## TCAM_TOP
module TCAM_TOP (
        input                   CLK
       ,input                   RESET
       ,input                   SEARCH
       ,input                   SETTING
       ,input   [DATA_BITS-1:0] KEY
       ,input   [IDWID-1:0]     SETTING_ID
       ,input   [MASKWID-1:0]   SETTING_MASKID
       ,input   [IDWID-1:0]     SETTING_PRIORITY
       ,output  [IDWID-1:0]     RULEID
       ,output                  SETTING_COMPLETE
       ,output                  SEARCH_COMPLETE
       ,output                  MISMATCH
       ,input                     DDR3_AVL_INIT
       ,input   [SDRAM_DATA-1:0]  DDR3_AVL_READDATA
       ,input                     DDR3_AVL_WAITREQUEST
       ,input                     DDR3_AVL_READDATAVALID
       ,output                    DDR3_AVL_READ
       ,output                    DDR3_AVL_WRITE
       ,output  [SDRAM_ADDR-1:0]  DDR3_AVL_ADDRESS
       ,output  [SDRAM_DATA-1:0]  DDR3_AVL_WRITEDATA
       ,output                    DDR3_AVL_BURSTCOUNT
       ,output                    DDR3_AVL_INITCOMPLETE
	);
    parameter   DATA_BITS = 128;  
    parameter   FRAGMENTS = 8;	 
    parameter   FRAG_BITS = 3;	 
    parameter   IDWID     = 16;   
    parameter   MASKWID   = 18;
    parameter   SDRAM_ADDR = 19;
    parameter   SDRAM_DATA = 256;
    localparam  FRAG_WID  = (DATA_BITS/FRAGMENTS);
    localparam  ADDR_WID  = FRAG_BITS+FRAG_WID;
    localparam  PRIOWID   = IDWID;
  ...
clock: 5.35 ns
lec_check: 0
cap_margin: 20
core_margin: 2
core_utilization: 72
cts_cluster_size: 70
place_density_lb_addon: 0.0
setup_slack_margin: 1.42
slew_margin: 20
run.sh (not shown) runs the stock make flow with config.mk's settings and CLKGATE_MAP_FILE=.
Rerun with:
- CTS_CLUSTER_SIZE: 70 -> 17
- PLACE_DENSITY_LB_ADDON: 0.0 -> unset
- SETUP_SLACK_MARGIN: 1.42 -> 0.91
- clock period: 5.35 -> 3.12 ns (I/O delays scaled with it)
Outcome: Area after synthesis does not change; worst setup slack gets worse by 690 ps; routed wire length rises by 2.1%; cell area increases by 0.56%; die size stays the same; clock-buffer cell count rose by 2.
Rerun with:
- CAP_MARGIN: 20 -> 35
- CTS_CLUSTER_DIAMETER: unset -> 55
- PLACE_DENSITY: unset -> 0.41
- SETUP_SLACK_MARGIN: 0.91 -> 0.93
- routed wire length decreases by 6.1%
- via count decreases by 2.7%
- register-to-register slack loses 70 ps
- final cell count decreases by 1.5%
- total power decreases by 12%
- area after synthesis is unchanged
- utilization decreases by 2.6 points
- hold slack gains 58 ps
- first-iteration DRC count decreases by 8.0%
- clock power decreases by 28%
- critical path depth increases by 4
Rerun with:
- CAP_MARGIN: 35 -> 20
- CTS_CLUSTER_DIAMETER: 55 -> unset
- PLACE_DENSITY: 0.41 -> unset
After rerunning:
- sequential share of layout area shrinks by 2.0 points
- worst setup slack is worse by 40 ps
- global-route usage is higher by 2.1 points
- first-iteration DRC count rises by roughly a tenth

========
run A:
Starting RTL as in the previous note.
==> flow/config.mk <==
export PLATFORM = sky130hd
export DESIGN_NAME = TCAM_TOP
export DESIGN_NICKNAME = TCAM_TOP
export VERILOG_FILES = /design/flow/design.v
export SDC_FILE = /design/flow/constraint.sdc
export NUM_CORES = 4
export LEC_CHECK = 0
export ABC_AREA = 0
export CAP_MARGIN = 20
export CORE_MARGIN = 2
export CORE_UTILIZATION = 72
export CTS_CLUSTER_DIAMETER = 337
export CTS_CLUSTER_SIZE = 21
export GPL_ROUTABILITY_DRIVEN = 1
export HOLD_SLACK_MARGIN = 0.29
export MAX_ROUTING_LAYER = met4
export PLACE_DENSITY_LB_ADDON = 0.08
export SETUP_SLACK_MARGIN = 0.93
export SLEW_MARGIN = 20
==> flow/constraint.sdc <==
create_clock -name core_clock -period 3.12 [get_ports {CLK}]
set_input_delay 0.6240 -clock core_clock [delete_from_list [all_inputs] [get_ports {CLK}]]
set_output_delay 0.6240 -clock core_clock [all_outputs]
set_load 0.01 [all_outputs]
--- input diff run A..run B ---
Settings: HOLD_SLACK_MARGIN no longer set, was 0.29; PLACE_DENSITY_LB_ADDON no longer set, was 0.08; CTS_CLUSTER_DIAMETER no longer set, was 337; CTS_CLUSTER_SIZE now 22, was 21.
Results
Run B: flow completed, timing, DRC and antenna clean
Comparing run B and run A, share of the clock period used by the worst path is higher on run B.
Routed wire length in run B vs run A: up about 3.7%
Between run B and run A, the maximum vdd ir drop does not differ in any meaningful way.
When run B is set beside run A, its synthesis-to-finish area growth turns out to be 3.5 points larger.
Looking at power dissipated by switching net loads across both flows, run B is the weaker of the two, with run A ahead.
In run B, final worst slack is lower than in run A.
### run B -> run C
Settings: putting PLACE_DENSITY_LB_ADDON at 0.05 where nothing was set; putting CTS_CLUSTER_DIAMETER at 337 where nothing was set; swapping 22 for 21 in CTS_CLUSTER_SIZE; putting HOLD_SLACK_MARGIN at 0.29 where nothing was set.
Run C was carried through to the last stage, and its layout satisfied the timing, design-rule and antenna checks. Run B ended up with SDRAM_CONTROLLER_INST.current_state[3]$_DFF_PP0_ as its launch point of the critical path; run C ended up with SDRAM_CONTROLLER_INST.current_state[2]$_DFF_PP0_. Between run C and run B, the area taken by flip-flops and latches does not differ in any meaningful way. Compared with run B, run C shows a lower total power after layout. Min fraction of power spent switching nets across run B and run C: run B. Between run B and run C, number of violations reported at the end of detailed-routing iteration 0 is lower for run C, run B comes in above that. Diff run B -> run C | portion of total power attributed to the clock network | decrease of 11 points. Routability congestion estimate was lower in run B than in run C.
Power figures rest on the tool's default switching activity, not on a simulated workload.
